## ifft_top
module ifft_top 
     (
         input   wire           clk           ,                 
         input   wire           rst           ,                 
		 input   wire           ifft_enable   ,                 
		 input   wire  [15:0]   in_0_real     ,                 
         input   wire  [15:0]   in_1_real     ,                 
         input   wire  [15:0]   in_2_real     ,                 
         input   wire  [15:0]   in_3_real     ,                 
         input   wire  [15:0]   in_4_real     ,                 
         input   wire  [15:0]   in_5_real     ,                 
         input   wire  [15:0]   in_6_real     ,                 
         input   wire  [15:0]   in_7_real     ,                 
         input   wire  [15:0]   in_8_real     ,                 
         input   wire  [15:0]   in_9_real     ,                 
         input   wire  [15:0]   in_10_real    ,                 
         input   wire  [15:0]   in_11_real    ,                 
		 input   wire  [15:0]   in_0_imag     ,                 
         input   wire  [15:0]   in_1_imag     ,                 
         input   wire  [15:0]   in_2_imag     ,                 
         input   wire  [15:0]   in_3_imag     ,                 
         input   wire  [15:0]   in_4_imag     ,                 
         input   wire  [15:0]   in_5_imag     ,                 
         input   wire  [15:0]   in_6_imag     ,                 
         input   wire  [15:0]   in_7_imag     ,                 
         input   wire  [15:0]   in_8_imag     ,                 
         input   wire  [15:0]   in_9_imag     ,                 
         input   wire  [15:0]   in_10_imag    ,                 
         input   wire  [15:0]   in_11_imag    ,                 
		 output  wire  [15:0]   ifft_out_real ,                 
		 output  wire  [15:0]   ifft_out_imag ,                 
		 output  wire           finish                          
     );
wire [15:0] w_1 ;                                           
wire [15:0] w_2 ;                                           
wire [15:0] w_3 ;                                           
  ...
==> flow/config.mk <==
export PLATFORM = sky130hd
export DESIGN_NAME = ifft_top
export DESIGN_NICKNAME = ifft_top
export VERILOG_FILES = /design/flow/design.v
export SDC_FILE = /design/flow/constraint.sdc
export NUM_CORES = 4
export LEC_CHECK = 0
export CAP_MARGIN = 20
export CELL_PAD_IN_SITES_GLOBAL_PLACEMENT = 1
export CORE_ASPECT_RATIO = 1.12
export CORE_MARGIN = 2
export CORE_UTILIZATION = 60
export CTS_CLUSTER_SIZE = 65
export GPL_ROUTABILITY_DRIVEN = 0
export GPL_TIMING_DRIVEN = 0
export MAX_ROUTING_LAYER = met5
export MIN_ROUTING_LAYER = met1
export SETUP_SLACK_MARGIN = 2.65
export SLEW_MARGIN = 15
export TNS_END_PERCENT = 100
==> flow/constraint.sdc <==
create_clock -name core_clock -period 12.9 [get_ports {clk}]
set_input_delay 2.5800 -clock core_clock [delete_from_list [all_inputs] [get_ports {clk}]]
set_output_delay 2.5800 -clock core_clock [all_outputs]
set_load 0.01 [all_outputs]
run.sh (not shown) runs the stock make flow with config.mk's settings and CLKGATE_MAP_FILE=.
The first run produced a layout that fails on setup timing.
Next try:
Settings changed: CELL_PAD_IN_SITES_GLOBAL_PLACEMENT 1 to 0, CORE_UTILIZATION 60 to 70, GPL_ROUTABILITY_DRIVEN 0 to 1, GPL_TIMING_DRIVEN 0 to 1, PLACE_DENSITY_LB_ADDON set to 0.01, TNS_END_PERCENT 100 to 40.
Clock period 12.9 ns to 9.01 ns, I/O delays scaled along.
The changed run finished but fails on setup timing.
Synthesized cell count is unchanged.
First-iteration DRC count came out higher by well over a third.
Count of clock-buffer cells in the layout goes down by 19.
Worst hold slack gains 0.021 ns.
Next try:
Settings changed: CELL_PAD_IN_SITES_GLOBAL_PLACEMENT 0 to not set, CORE_ASPECT_RATIO 1.12 to not set, CORE_UTILIZATION 70 to 71, CTS_CLUSTER_SIZE 65 to 54, GPL_ROUTABILITY_DRIVEN 1 to not set, GPL_TIMING_DRIVEN 1 to not set, MAX_ROUTING_LAYER met5 to not set, MIN_ROUTING_LAYER met1 to not set, SETUP_SLACK_MARGIN 2.65 to 3.84, SLEW_MARGIN 15 to 20.
Clock period 9.01 ns to 13.0 ns, I/O delays scaled along.
- The new run completed, yet does not pass: setup timing
- first-iteration DRC count hardly moves
- area after synthesis is unchanged
- non-clock buffer count shrinks by 282
- die size shrinks by 1.4%
- clock power shrinks by 29%
- cell area shrinks by 1.3%
- worst setup slack is better by 3.3 ns
Next try:
Settings changed: CORE_UTILIZATION 71 to 52, CTS_CLUSTER_SIZE 54 to 99, PLACE_DENSITY_LB_ADDON 0.01 to not set, SETUP_SLACK_MARGIN 3.84 to not set, TNS_END_PERCENT 40 to not set.
What happened:
- The new run completed and failed the layout checks on setup timing
- cell area grows by 1.7%
- total power grows by 0.66%
- cell count grows by 7.2%
- clock power grows by about 3%

* * *

Starting RTL as in the previous note.
Settings: LEC_CHECK=0, CAP_MARGIN=20, CELL_PAD_IN_SITES_GLOBAL_PLACEMENT=0, CORE_ASPECT_RATIO=1.12, CORE_MARGIN=2, CORE_UTILIZATION=58, CTS_CLUSTER_SIZE=61, GPL_ROUTABILITY_DRIVEN=0, GPL_TIMING_DRIVEN=1, MAX_ROUTING_LAYER=met5, MIN_ROUTING_LAYER=met1, PLACE_DENSITY=0.42, SETUP_SLACK_MARGIN=2.65, SLEW_MARGIN=15, TNS_END_PERCENT=100; clock period 18.2 ns.
The starting point passed the timing, design-rule and antenna checks.
Next try:
--- a/flow/config.mk
+++ b/flow/config.mk
@@ -6,4 +6,5 @@
 export NUM_CORES = 4
 export LEC_CHECK = 0
+export ABC_AREA = 1
 export CAP_MARGIN = 20
 export CELL_PAD_IN_SITES_GLOBAL_PLACEMENT = 0
@@ -14,5 +15,5 @@
 export GPL_ROUTABILITY_DRIVEN = 0
 export GPL_TIMING_DRIVEN = 1
-export MAX_ROUTING_LAYER = met5
+export MAX_ROUTING_LAYER = met4
 export MIN_ROUTING_LAYER = met1
 export PLACE_DENSITY = 0.42
==> flow/constraint.sdc (replaced) <==
create_clock -name core_clock -period 13.4 [get_ports {clk}]
set_input_delay 2.6800 -clock core_clock [delete_from_list [all_inputs] [get_ports {clk}]]
set_output_delay 2.6800 -clock core_clock [all_outputs]
set_load 0.01 [all_outputs]
The changed run finished clean.
Wire length goes up by a few percent.
Setup slack degrades by 2.0 ns.
Global-route usage rose by 1.5 points.
Non-clock buffer count rose by 223.
Cell area rose by a few percent.
Final cell count goes up by roughly a tenth.
Flip-flop count does not change.
Hold slack improved by 0.015 ns.
Count of clock-buffer cells in the layout went up by 19.
Register-to-register slack gets worse by 3.5 ns.
Next try:
==> flow/config.mk (replaced) <==
export PLATFORM = sky130hd
export DESIGN_NAME = ifft_top
export DESIGN_NICKNAME = ifft_top
export VERILOG_FILES = /design/flow/design.v
export SDC_FILE = /design/flow/constraint.sdc
export NUM_CORES = 4
export LEC_CHECK = 0
export CAP_MARGIN = 20
export CELL_PAD_IN_SITES_GLOBAL_PLACEMENT = 0
export CORE_ASPECT_RATIO = 1.12
export CORE_MARGIN = 2
export CORE_UTILIZATION = 71
export CTS_CLUSTER_SIZE = 65
export GPL_ROUTABILITY_DRIVEN = 0
export GPL_TIMING_DRIVEN = 1
export MAX_ROUTING_LAYER = met5
export MIN_ROUTING_LAYER = met1
export PLACE_DENSITY_LB_ADDON = 0.01
export SETUP_SLACK_MARGIN = 2.65
export SLEW_MARGIN = 15
export TNS_END_PERCENT = 40
==> flow/constraint.sdc (replaced) <==
create_clock -name core_clock -period 13.7 [get_ports {clk}]
set_input_delay 2.7400 -clock core_clock [delete_from_list [all_inputs] [get_ports {clk}]]
set_output_delay 2.7400 -clock core_clock [all_outputs]
set_load 0.01 [all_outputs]
Effect:
- Now the flow finished but failed the layout checks on setup timing
- routed wire length went up by 1.6%
- register-to-register slack degrades by 1.2 ns
- global-route usage went up by 8.5 points
- flip-flop count does not change
- final area goes down by 2.9%
- cell count falls by 12%
- die area shrinks by 20%
- total power falls by 4.3%
- first-iteration DRC count increases by 33%
- utilization came out higher by 15 points
- area after synthesis decreases by 2.3%
Next try:
--- a/flow/config.mk
+++ b/flow/config.mk
@@ -6,11 +6,11 @@
 export NUM_CORES = 4
 export LEC_CHECK = 0
-export CAP_MARGIN = 20
+export CAP_MARGIN = 0
 export CELL_PAD_IN_SITES_GLOBAL_PLACEMENT = 0
-export CORE_ASPECT_RATIO = 1.12
+export CORE_ASPECT_RATIO = 0.77
 export CORE_MARGIN = 2
-export CORE_UTILIZATION = 71
+export CORE_UTILIZATION = 70
 export CTS_CLUSTER_SIZE = 65
-export GPL_ROUTABILITY_DRIVEN = 0
+export GPL_ROUTABILITY_DRIVEN = 1
 export GPL_TIMING_DRIVEN = 1
 export MAX_ROUTING_LAYER = met5
==> flow/constraint.sdc (replaced) <==
create_clock -name core_clock -period 9.01 [get_ports {clk}]
set_input_delay 1.8020 -clock core_clock [delete_from_list [all_inputs] [get_ports {clk}]]
set_output_delay 1.8020 -clock core_clock [all_outputs]
set_load 0.01 [all_outputs]
Result: The new run completed and failed the layout checks on setup timing; routed wire length is lower slightly; synthesized cell count is unchanged; sequential share of layout area is lower by 1.6 points; count of clock-buffer cells in the layout goes up by 1; combinational power rises by well over a third; setup slack degrades by 3.3 ns; clock power increases by well over a third; total power increases by well over a third.
Next try:
--- a/flow/config.mk
+++ b/flow/config.mk
@@ -6,9 +6,9 @@
 export NUM_CORES = 4
 export LEC_CHECK = 0
-export CAP_MARGIN = 0
-export CELL_PAD_IN_SITES_GLOBAL_PLACEMENT = 0
-export CORE_ASPECT_RATIO = 0.77
+export CAP_MARGIN = 20
+export CELL_PAD_IN_SITES_GLOBAL_PLACEMENT = 1
+export CORE_ASPECT_RATIO = 1.12
 export CORE_MARGIN = 2
-export CORE_UTILIZATION = 70
+export CORE_UTILIZATION = 60
 export CTS_CLUSTER_SIZE = 65
 export GPL_ROUTABILITY_DRIVEN = 1
@@ -19,3 +19,3 @@
 export SETUP_SLACK_MARGIN = 2.65
 export SLEW_MARGIN = 15
-export TNS_END_PERCENT = 40
+export TNS_END_PERCENT = 100
=> The new run completed, yet does not pass: setup timing. Worst setup slack improved by 0.20 ns. Die area rose by 16%. Area after synthesis stays the same. Synthesized cell count does not change. Utilization came out lower by 13 points. Register-to-register slack improved by 0.07 ns. Critical path depth falls by 1. Power drops by 1.4%.
Next try:
==> flow/config.mk (replaced) <==
export PLATFORM = sky130hd
export DESIGN_NAME = ifft_top
export DESIGN_NICKNAME = ifft_top
export VERILOG_FILES = /design/flow/design.v
export SDC_FILE = /design/flow/constraint.sdc
export NUM_CORES = 4
export LEC_CHECK = 0
export CAP_MARGIN = 20
export CORE_MARGIN = 2
export CORE_UTILIZATION = 9
export SLEW_MARGIN = 20
==> flow/constraint.sdc (replaced) <==
create_clock -name core_clock -period 16.3 [get_ports {clk}]
set_input_delay 3.2600 -clock core_clock [delete_from_list [all_inputs] [get_ports {clk}]]
set_output_delay 3.2600 -clock core_clock [all_outputs]
set_load 0.01 [all_outputs]
Now the flow produced a clean layout. Sequential cell count is unchanged. Worst setup slack gains 3.8 ns. Combinational power falls by 45%. Power falls by 42%. Cell area rises by 4.9%. Register-to-register slack gains 5.9 ns. Area after synthesis stays the same.

* * *

Setup of v32:
ifft_top again, from the RTL that the note above started with.
==> flow/config.mk <==
export PLATFORM = sky130hd
export DESIGN_NAME = ifft_top
export DESIGN_NICKNAME = ifft_top
export VERILOG_FILES = /design/flow/design.v
export SDC_FILE = /design/flow/constraint.sdc
export NUM_CORES = 4
export LEC_CHECK = 0
export CAP_MARGIN = 10
export CORE_MARGIN = 2
export CORE_UTILIZATION = 40
export CTS_CLUSTER_SIZE = 65
export HOLD_SLACK_MARGIN = 0.03
export MIN_ROUTING_LAYER = met2
export PLACE_DENSITY_LB_ADDON = 0.28
export SLEW_MARGIN = 20
==> flow/constraint.sdc <==
create_clock -name core_clock -period 7.79 [get_ports {clk}]
set_input_delay 1.5580 -clock core_clock [delete_from_list [all_inputs] [get_ports {clk}]]
set_output_delay 1.5580 -clock core_clock [all_outputs]
set_load 0.01 [all_outputs]
v32: all stages done; final checks FAILED (setup timing).
### v32 -> v37
Settings: changing CAP_MARGIN from 10 to 20; removing HOLD_SLACK_MARGIN (formerly 0.03); changing CORE_UTILIZATION from 40 to 44; removing CTS_CLUSTER_SIZE (formerly 65); removing PLACE_DENSITY_LB_ADDON (formerly 0.28); removing MIN_ROUTING_LAYER (formerly met2); changing the clock period (ns, I/O delays scaled along) from 7.79 to 11.7.
==> results <==
- Of v37 and v32, none finishes clean.
- The flow for v37 finished, though final verification flagged setup timing.
- Routed wire length delta for v37 relative to v32: 21,000 µm lower
- v37 vs v32 — final area dropped 2.6%.
- In v37, the total placed instance area came out about 2.2% below the value in v32.

* * *

ifft_top again, from the RTL that the note above started with.
==> flow/design.v (excerpt) <==
module ifft_top 
     (
         input   wire           clk           ,                 
         input   wire           rst           ,                 
		 input   wire           ifft_enable   ,                 
		 input   wire  [15:0]   in_0_real     ,                 
         input   wire  [15:0]   in_1_real     ,                 
         input   wire  [15:0]   in_2_real     ,                 
         input   wire  [15:0]   in_3_real     ,                 
         input   wire  [15:0]   in_4_real     ,                 
         input   wire  [15:0]   in_5_real     ,                 
         input   wire  [15:0]   in_6_real     ,                 
         input   wire  [15:0]   in_7_real     ,                 
         input   wire  [15:0]   in_8_real     ,                 
         input   wire  [15:0]   in_9_real     ,                 
         input   wire  [15:0]   in_10_real    ,                 
         input   wire  [15:0]   in_11_real    ,                 
		 input   wire  [15:0]   in_0_imag     ,                 
         input   wire  [15:0]   in_1_imag     ,                 
         input   wire  [15:0]   in_2_imag     ,                 
         input   wire  [15:0]   in_3_imag     ,                 
         input   wire  [15:0]   in_4_imag     ,                 
         input   wire  [15:0]   in_5_imag     ,                 
         input   wire  [15:0]   in_6_imag     ,                 
         input   wire  [15:0]   in_7_imag     ,                 
         input   wire  [15:0]   in_8_imag     ,                 
         input   wire  [15:0]   in_9_imag     ,                 
         input   wire  [15:0]   in_10_imag    ,                 
         input   wire  [15:0]   in_11_imag    ,                 
		 output  wire  [15:0]   ifft_out_real ,                 
		 output  wire  [15:0]   ifft_out_imag ,                 
		 output  wire           finish                          
     );
clock: 12.1 ns
lec_check: 0
cap_margin: 20
cell_pad_in_sites_global_placement: 0
core_aspect_ratio: 1.12
core_margin: 2
core_utilization: 72
cts_cluster_size: 65
gpl_routability_driven: 1
gpl_timing_driven: 1
max_routing_layer: met5
min_routing_layer: met1
place_density_lb_addon: 0.01
setup_slack_margin: 0.36
slew_margin: 15
tns_end_percent: 40
The first run did not get past global routing (5_1_grt).
Rerun with:
--- a/flow/config.mk
+++ b/flow/config.mk
@@ -11,3 +11,3 @@
 export CORE_MARGIN = 2
-export CORE_UTILIZATION = 72
+export CORE_UTILIZATION = 71
 export CTS_CLUSTER_SIZE = 65
@@ -15,6 +15,6 @@
 export GPL_TIMING_DRIVEN = 1
-export MAX_ROUTING_LAYER = met5
+export MAX_ROUTING_LAYER = met4
 export MIN_ROUTING_LAYER = met1
 export PLACE_DENSITY_LB_ADDON = 0.01
-export SETUP_SLACK_MARGIN = 0.36
+export SETUP_SLACK_MARGIN = -0.55
 export SLEW_MARGIN = 15
==> flow/constraint.sdc (replaced) <==
create_clock -name core_clock -period 7.48 [get_ports {clk}]
set_input_delay 1.4960 -clock core_clock [delete_from_list [all_inputs] [get_ports {clk}]]
set_output_delay 1.4960 -clock core_clock [all_outputs]
set_load 0.01 [all_outputs]
Result:
- The changed run reached the layout checks and failed them: setup timing
- die area is higher slightly
- area after synthesis is unchanged
- synthesized cell count does not change
Rerun with:
==> flow/config.mk (replaced) <==
export PLATFORM = sky130hd
export DESIGN_NAME = ifft_top
export DESIGN_NICKNAME = ifft_top
export VERILOG_FILES = /design/flow/design.v
export SDC_FILE = /design/flow/constraint.sdc
export NUM_CORES = 4
export LEC_CHECK = 0
export CAP_MARGIN = 20
export CORE_MARGIN = 2
export CORE_UTILIZATION = 71
export CTS_CLUSTER_SIZE = 54
export MAX_ROUTING_LAYER = met4
export SETUP_SLACK_MARGIN = 1.97
export SLEW_MARGIN = 20
After rerunning: With this change the flow did not get past global routing (5_1_grt); synthesized area does not change; synthesized cell count is unchanged; die size barely changes.
Rerun with:
--- a/flow/config.mk
+++ b/flow/config.mk
@@ -9,6 +9,3 @@
 export CORE_MARGIN = 2
-export CORE_UTILIZATION = 71
-export CTS_CLUSTER_SIZE = 54
-export MAX_ROUTING_LAYER = met4
-export SETUP_SLACK_MARGIN = 1.97
+export CORE_UTILIZATION = 68
 export SLEW_MARGIN = 20
==> flow/constraint.sdc (replaced) <==
create_clock -name core_clock -period 9.08 [get_ports {clk}]
set_input_delay 1.8160 -clock core_clock [delete_from_list [all_inputs] [get_ports {clk}]]
set_output_delay 1.8160 -clock core_clock [all_outputs]
set_load 0.01 [all_outputs]
This time the run finished but failed the layout checks on setup timing.
Synthesized area stays the same.
Die area came out higher by a few percent.
Synthesized cell count is unchanged.
Power and IR drop assume default switching activity.
